== run A ==
Design div_iter, start of the top module:
module div_iter (
  input div_clk,
  input resetn,
  input div,
  input div_signed,
  input [31:0] x,
  input [31:0] y,
  output [31:0]s,
  output [31:0] r,
  output reg complete
  );
For scale: roughly 130 I/O pins, ~12000 um2 of cells after synthesis.
clock: 3.5 ns
lec_check: 0
abc_area: 1
cap_margin: 20
core_margin: 2
core_utilization: 62
cts_cluster_diameter: 374
cts_cluster_size: 100
place_density: 0.43
slew_margin: 20
run.sh (not shown) runs the stock make flow with config.mk's settings and CLKGATE_MAP_FILE=.
From the logs: run A reached the end of the flow and failed the layout checks with setup timing.
What run B does differently from run A at the input level:
Settings: ABC_AREA removed (was 1); CORE_UTILIZATION changed from 62 to 72; CTS_CLUSTER_SIZE changed from 100 to 36; CTS_CLUSTER_DIAMETER removed (was 374); PLACE_DENSITY changed from 0.43 to 0.82; the clock period (ns, I/O delays scaled along) changed from 3.5 to 3.99.
Notes after the runs:
Run B did not finish; a tool error ended it in 5_1_grt. Die size: run B < run A. Compared with run A, in run B setup slack after placement fell 62 ps; post-synthesis cell type count rose 11. Vertical die dimension shrinks by more than 10% when moving from run A to run B. When run B is set beside run A, its compound-cell area share of the yosys netlist turns out to be 5.8 points larger.
### run B -> run C
Settings: PLACE_DENSITY: 0.82 -> unset; CTS_CLUSTER_SIZE: 36 -> unset; CORE_UTILIZATION: 72 -> 40; the clock period (ns, I/O delays scaled along): 3.99 -> 5.0.
==> comparison <==
Run C ended with every stage complete and zero timing, DRC or antenna violations. In run C relative to run B, post-detailed-placement cell area had gone down by a few percent. Run B -> run C: synthesized cell count flat. Run B and run C ended up with roughly the same number of flip-flops and latches in the synthesized netlist. Against run B, run C comes in 36 lower on post-CTS resize count. Die area | run C > run B. Reported for run C and run B, area figure in the yosys stat output turned out identical to the last digit.
Setup changes, run C to run D
Settings: setting CTS_CLUSTER_SIZE to 46 for the first time; changing CORE_UTILIZATION from 40 to 66; setting PLACE_DENSITY to 0.35 for the first time; setting TNS_END_PERCENT to 5 for the first time; changing CORE_MARGIN from 2 to 7; setting CORE_ASPECT_RATIO to 1.38 for the first time; setting CTS_CLUSTER_DIAMETER to 314 for the first time.
- On count of clock buffers in the final design: between run D and run C, it ends up higher for run C.
- Diff run C -> run D: routability-driven placement congestion ratio went up by about 1.6%; overall power after layout went down by 1.2%; wire length went down by about 5.5%; cell area went down by 260 um2.
- The filler cell count in run D is 0.44 times that in run C.
- Going from run C to run D, worst setup slack for register-to-register paths grows by 40 ps.
- In summary, run D completed successfully, with a layout that passed the timing, DRC and antenna checks.
- From run C to run D the numbers moved as follows: initial antenna violation count saw little to no change, cell depth of the worst setup path saw a decrease.
- Measured against each other, run D and run C differ in met1 usage in global routing, the higher figure coming from run D.

* * *

== S ==
Starting RTL as in the previous note.
Design div_iter, start of the top module:
module div_iter (
  input div_clk,
  input resetn,
  input div,
  input div_signed,
  input [31:0] x,
  input [31:0] y,
  output [31:0]s,
  output [31:0] r,
  output reg complete
  );
  wire s_sign;
  wire r_sign;
  wire [31:0] x_abs;
  wire [31:0] y_abs;
  assign s_sign = div_signed ? (x[31] ^ y[31]) : 1'b0;
  assign r_sign = div_signed ? x[31] : 1'b0;
  assign x_abs  = div_signed ? (x[31] ? ~x + 32'd1 : x) : x;
  assign y_abs  = div_signed ? (y[31] ? ~y + 32'd1 : y) : y;
  wire [63:0] op_x_tmp;
  wire [32:0] op_x_high;
  wire        op_x_update;
  wire [32:0] sub_res;
  wire [31:0] r_tmp;
  wire [31:0] s_tmp1;
  reg  [63:0] op_x;
  reg  [32:0] op_y;
  reg  [5:0]  count;
  reg  [31:0] s_tmp;
  always @ ( posedge div_clk )
  begin
    if(!resetn)
    begin
      complete <= 1'b0;
      count    <= 6'd0;
      s_tmp    <= 32'd0;
    end
    else if(div&&!complete)
    begin
      if(count == 6'd0)
      begin
        op_x <= {32'd0,x_abs};
        op_y <= {1'b0,y_abs};
      end
      else if(op_x_update)
      begin
        op_x <= {sub_res,op_x_tmp[30:0]};
      end
      else if(!op_x_update)
        op_x <= op_x_tmp;
      count <= count == 6'd32 ? 6'd0 : count + 6'd1;
      complete <= count == 6'd32 ? 1'b1 : complete;
      s_tmp <= {s_tmp1[31:1],op_x_update};
    end
    else if(complete)
      complete <= 1'b0;
  end
assign s_tmp1 = (count == 6'd0) ? s_tmp : s_tmp << 1;
assign op_x_tmp = (count == 6'd0 || count == 6'd1) ? op_x : op_x << 1;
assign op_x_high = op_x_tmp[63:31];
assign sub_res = op_x_high + ~op_y + 1;
assign op_x_update = ~sub_res[32];
assign r_tmp = complete ? op_x[62:31] : 32'd0;
assign s = div_signed ? (s_sign ? ~s_tmp + 32'd1 : s_tmp) : s_tmp;
assign r = div_signed ? (r_sign ? ~r_tmp + 32'd1 : r_tmp) : r_tmp;
endmodule  
clock: 4.04 ns
lec_check: 0
abc_area: 0
cap_margin: 20
cell_pad_in_sites_global_placement: 0
core_aspect_ratio: 1.94
core_margin: 8
core_utilization: 45
cts_cluster_diameter: 238
cts_cluster_size: 80
gpl_routability_driven: 0
gpl_timing_driven: 1
hold_slack_margin: 0.13
place_density: 0.39
setup_slack_margin: 0.12
slew_margin: 20
tns_end_percent: 40
Having completed the whole flow, S delivered a layout that passed the timing, DRC and antenna checks.
Setup changes, S to Q
Settings: removing CELL_PAD_IN_SITES_GLOBAL_PLACEMENT (formerly 0); removing GPL_TIMING_DRIVEN (formerly 1); removing ABC_AREA (formerly 0); removing SETUP_SLACK_MARGIN (formerly 0.12); removing GPL_ROUTABILITY_DRIVEN (formerly 0); removing CORE_ASPECT_RATIO (formerly 1.94); removing CTS_CLUSTER_SIZE (formerly 80); changing CORE_MARGIN from 8 to 2; removing TNS_END_PERCENT (formerly 40); changing CORE_UTILIZATION from 45 to 56; removing CTS_CLUSTER_DIAMETER (formerly 238); removing HOLD_SLACK_MARGIN (formerly 0.13); removing PLACE_DENSITY (formerly 0.39); changing the clock period (ns, I/O delays scaled along) from 4.04 to 1.89.
Notes after the runs:
Status: Q FAILED at global routing (tool error)
Q against S: width of the chip shows an increase of 12%, vertical extent of the die shows a reduction of about 40%, floorplan core density saw an increase, total setup buffers inserted after CTS now larger, standard cell core area lost 0.0046 sq mm.

* * *

Setup of build 76:
Starting RTL as in the previous note.
Design div_iter, start of the top module:
module div_iter (
  input div_clk,
  input resetn,
  input div,
  input div_signed,
  input [31:0] x,
  input [31:0] y,
  output [31:0]s,
  output [31:0] r,
  output reg complete
  );
Settings: LEC_CHECK=0, ABC_AREA=0, CAP_MARGIN=20, CELL_PAD_IN_SITES_GLOBAL_PLACEMENT=0, CORE_ASPECT_RATIO=1.23, CORE_MARGIN=8, CORE_UTILIZATION=45, CTS_CLUSTER_DIAMETER=238, CTS_CLUSTER_SIZE=80, GPL_ROUTABILITY_DRIVEN=0, GPL_TIMING_DRIVEN=1, HOLD_SLACK_MARGIN=0.13, PLACE_DENSITY=0.39, SETUP_SLACK_MARGIN=0.56, SLEW_MARGIN=20, TNS_END_PERCENT=40; clock period 4.04 ns.
Modified inputs, build 94 compared to build 76
- CORE_MARGIN now 2, was 8
- CAP_MARGIN now 15, was 20
- CTS_CLUSTER_SIZE now 72, was 80
- CORE_UTILIZATION now 72, was 45
- PLACE_DENSITY no longer set, was 0.39
- CTS_CLUSTER_DIAMETER no longer set, was 238
- ABC_AREA now 1, was 0
- PLACE_DENSITY_LB_ADDON now 0.0, previously not set
- SETUP_SLACK_MARGIN now 0.59, was 0.56
- the clock period (ns, I/O delays scaled along) now 2.09, was 4.04
## What came out
Summary of build 76 and build 94: one run falls short of a clean finish, namely build 94.
For the adder and majority gate portion of the synthesized area, build 94 came in 0.56 points lower than build 76 did.
Summary of build 94 over build 76: multiplexer share of the synthesized area decreased 5.5 points, height of the die decreased about 20%.
| synthesized area divided by synthesized cell count | higher: build 76 |
Summary — die size, build 94 relative to build 76: lower, by 39%.
Lower core region area among build 76 and build 94: build 94
Build 94 vs build 76 on area share of and/or/nand/nor cells after synthesis: build 94 is the higher one.
Sort build 76 and build 94 by netlist area before placement asc -> top: build 76
Summary of build 94 over build 76: post-synthesis instance total rose by about 40%, synthesis-stage register bit count stayed essentially flat.
diff inputs: build 94 => build 19
- an added PLACE_DENSITY of 0.81
- a deleted CELL_PAD_IN_SITES_GLOBAL_PLACEMENT that had been 0
- a deleted PLACE_DENSITY_LB_ADDON that had been 0.0
- a deleted GPL_ROUTABILITY_DRIVEN that had been 0
- a deleted CORE_ASPECT_RATIO that had been 1.23
- a deleted GPL_TIMING_DRIVEN that had been 1
- a deleted TNS_END_PERCENT that had been 40
- a change of CAP_MARGIN from 15 to 20
- a deleted SETUP_SLACK_MARGIN that had been 0.59
- a deleted HOLD_SLACK_MARGIN that had been 0.13
- an added CTS_CLUSTER_DIAMETER of 205
- a deleted CTS_CLUSTER_SIZE that had been 72
- a change of the clock period (ns, I/O delays scaled along) from 2.09 to 4.4
Findings:
Build 19 reached the end of the flow, and the finished layout is clean on the timing, DRC and antenna checks.
Share of synthesized cell area in full adder, half adder and majority cells: build 94 vs build 19 identical
From build 94 to build 19, total cell area reported by yosys after synthesis did not move at all.
Build 94 -> build 19: post-synthesis simple-gate area fraction delta 0, exact match
On build 19: initial core utilization is 0.28 points lower than what build 94 gave.
Die size: build 19 vs build 94, no meaningful difference
From build 94 to build 19 the numbers moved as follows: area of the placeable core rose about 0.4%; number of placement rows has decreased; vertical die dimension now smaller.

* * *

The RTL this note starts from:
==> flow/design.v <==
`timescale 1ns / 1ps
module div_iter (
  input div_clk,
  input resetn,
  input div,
  input div_signed,
  input [31:0] x,
  input [31:0] y,
  output [31:0]s,
  output [31:0] r,
  output reg complete
  );
  wire s_sign;
  wire r_sign;
  wire [31:0] x_abs;
  wire [31:0] y_abs;
  assign s_sign = div_signed ? (x[31] ^ y[31]) : 1'b0;
  assign r_sign = div_signed ? x[31] : 1'b0;
  assign x_abs  = div_signed ? (x[31] ? ~x + 32'd1 : x) : x;
  assign y_abs  = div_signed ? (y[31] ? ~y + 32'd1 : y) : y;
  wire [63:0] op_x_tmp;
  wire [32:0] op_x_high;
  wire        op_x_update;
  wire [32:0] sub_res;
  wire [31:0] r_tmp;
  wire [31:0] s_tmp1;
  reg  [63:0] op_x;
  reg  [32:0] op_y;
  reg  [5:0]  count;
  reg  [31:0] s_tmp;
  always @ ( posedge div_clk )
  begin
    if(!resetn)
    begin
      complete <= 1'b0;
      count    <= 6'd0;
      s_tmp    <= 32'd0;
    end
    else if(div&&!complete)
    begin
      if(count == 6'd0)
      begin
        op_x <= {32'd0,x_abs};
        op_y <= {1'b0,y_abs};
      end
      else if(op_x_update)
      begin
        op_x <= {sub_res,op_x_tmp[30:0]};
      end
      else if(!op_x_update)
        op_x <= op_x_tmp;
      count <= count == 6'd32 ? 6'd0 : count + 6'd1;
      complete <= count == 6'd32 ? 1'b1 : complete;
      s_tmp <= {s_tmp1[31:1],op_x_update};
    end
    else if(complete)
      complete <= 1'b0;
  end
assign s_tmp1 = (count == 6'd0) ? s_tmp : s_tmp << 1;
assign op_x_tmp = (count == 6'd0 || count == 6'd1) ? op_x : op_x << 1;
assign op_x_high = op_x_tmp[63:31];
assign sub_res = op_x_high + ~op_y + 1;
assign op_x_update = ~sub_res[32];
assign r_tmp = complete ? op_x[62:31] : 32'd0;
assign s = div_signed ? (s_sign ? ~s_tmp + 32'd1 : s_tmp) : s_tmp;
assign r = div_signed ? (r_sign ? ~r_tmp + 32'd1 : r_tmp) : r_tmp;
endmodule  
clock: 7.6 ns
lec_check: 0
abc_area: 1
cap_margin: 20
cell_pad_in_sites_detail_placement: 2
cell_pad_in_sites_global_placement: 1
core_aspect_ratio: 0.5
core_margin: 2
core_utilization: 48
cts_cluster_diameter: 122
cts_cluster_size: 45
gpl_routability_driven: 1
gpl_timing_driven: 1
max_routing_layer: met5
min_routing_layer: met1
place_density: 0.4
setup_slack_margin: 1.2
slew_margin: 30
tns_end_percent: 30
The first run died in detailed placement, error DPL-0033.
Edit:
Settings changed: ABC_AREA 1 to default, CELL_PAD_IN_SITES_DETAIL_PLACEMENT 2 to default, CELL_PAD_IN_SITES_GLOBAL_PLACEMENT 1 to default, CORE_ASPECT_RATIO 0.5 to default, CORE_UTILIZATION 48 to 40, CTS_CLUSTER_DIAMETER 122 to default, CTS_CLUSTER_SIZE 45 to default, GPL_ROUTABILITY_DRIVEN 1 to 0, GPL_TIMING_DRIVEN 1 to default, MAX_ROUTING_LAYER met5 to default, MIN_ROUTING_LAYER met1 to default, PLACE_DENSITY 0.4 to 0.47, SETUP_SLACK_MARGIN 1.2 to default, SLEW_MARGIN 30 to 20, TNS_END_PERCENT 30 to default.
Clock period 7.6 ns to 5.0 ns, I/O delays scaled along.
Outcome:
- With this change the flow ran to the end with no violations
- synthesized cell count shrinks by 29%
- die area grows by 5.8%
- synthesized area shrinks by 11%
Edit:
Settings changed: CELL_PAD_IN_SITES_DETAIL_PLACEMENT from default to 2, PLACE_DENSITY 0.47 to default.
- This time the run finished but failed the layout checks on setup timing
- setup slack loses 0.47 ns
- total power goes up by 14%
- first-iteration DRC count is higher by about 60%
- sequential share of layout area decreases by 0.38 points
- final cell count rises by 0.83%
- synthesized cell count does not change
Edit:
Settings changed: CELL_PAD_IN_SITES_DETAIL_PLACEMENT 2 to default, CORE_ASPECT_RATIO from default to 1.38, CORE_MARGIN 2 to 7, CTS_CLUSTER_DIAMETER from default to 314, CTS_CLUSTER_SIZE from default to 46, GPL_ROUTABILITY_DRIVEN 0 to default, TNS_END_PERCENT from default to 5.
With this change the flow finished with timing, DRC and antenna clean.
Worst setup slack gets better by 0.45 ns.
Hold slack gets worse by 0.047 ns.
Flip-flop count stays the same.
Power decreases by 15%.
Wire length decreases by 51%.
Clock power decreases by 14%.
Via count decreases by 21%.
Count of clock-buffer cells in the layout increases by 3.
Register-to-register slack gets better by 0.47 ns.
Clock skew decreases by 0.012 ns.
Sequential power barely changes.

* * *

indigo:
RTL: the design.v shown in full above, as it stands there.
clock: 3.42 ns
lec_check: 0
abc_area: 1
cap_margin: 20
core_margin: 2
core_utilization: 72
cts_cluster_diameter: 205
max_routing_layer: met4
place_density: 0.37
slew_margin: 20
What ended indigo was a tool error in global routing (5_1_grt); the run never finished.
For umber, these inputs were changed with respect to indigo:
- a deleted CTS_CLUSTER_DIAMETER that had been 205
- a deleted ABC_AREA that had been 1
- a deleted PLACE_DENSITY that had been 0.37
- a change of CORE_UTILIZATION from 72 to 53
- a deleted MAX_ROUTING_LAYER that had been met4
- a change of the clock period (ns, I/O delays scaled along) from 3.42 to 4.72
Findings:
Per the final summary, umber finished and its layout is clean on timing, DRC and antenna. The fraction of synthesized cell area in xor and xnor cells number comes out lower for indigo vs umber. indigo -> umber: final HPWL from detailed placement decreased by more than 10%. [compare] base=indigo new=umber: deepest clock path buffer count held steady; synthesized area per cell shows an increase of 1.7 µm²; synthesized net count fell by about 28%; synthesized cell count down 29%; number of gates resized after CTS went down 90. Between umber and indigo, it is umber whose area enclosed by the die boundary is higher, by about 20%. Looking at number of different library cells in the post-synthesis netlist, umber sits above indigo. Higher mux share of post-synthesis cell area among umber and indigo: umber. Comparing umber with indigo, the clock buffer count from CTS came out essentially unchanged.
--- input diff umber..nickel ---
- a change of CORE_UTILIZATION from 53 to 68
- an added CTS_CLUSTER_SIZE of 36
- a change of the clock period (ns, I/O delays scaled along) from 4.72 to 4.13
## What came out
- umber: no failed stages, no open violations at the end
- In nickel the implementation completed, yet the final layout does not meet the checks, the culprit being setup timing.
- Global-route congestion overflow total: nickel vs umber identical
- For umber, the first element of the critical path was div_signed, unlike nickel, where it was op_x[35].
- Compared with umber, in nickel mean routed wirelength per cell grew by 20%, routed wire length grew by about 20%.
- Relative to umber, the final cell area reported for nickel is higher.
- Of nickel and umber, the lower via count belongs to umber.
- nickel against umber: share of the final layout cell area in sequential cells fell by 1.3 points, logic depth of the worst setup path including buffers rose by 3.
Input changes introduced in cedar (baseline for comparison: nickel):
- setting HOLD_SLACK_MARGIN to 0.3 for the first time
- changing CORE_UTILIZATION from 68 to 72
### Flow results
Looking at the logs for cedar and nickel, the single run that did not finish was cedar. For cedar, the flow was terminated by a tool error in global routing (5_1_grt) and produced no final design. STATUS run=nickel STAGES=ALL_DONE FINAL_CHECKS=FAILED CAUSE=setup timing. Taking nickel as the reference, in cedar cell area after placement now smaller, core area now smaller, cell count listed in synth_stat.txt comparable. Between cedar and nickel, the compound-gate portion of the synthesized area does not differ in any meaningful way. Number of rows in the core area came out lower on cedar than on nickel. Setup fix buffers added after clock tree synthesis (lower): nickel. On die footprint: between cedar and nickel, it ends up lower for cedar.
No activity file was given, so power comes from the tool's default toggle rates.
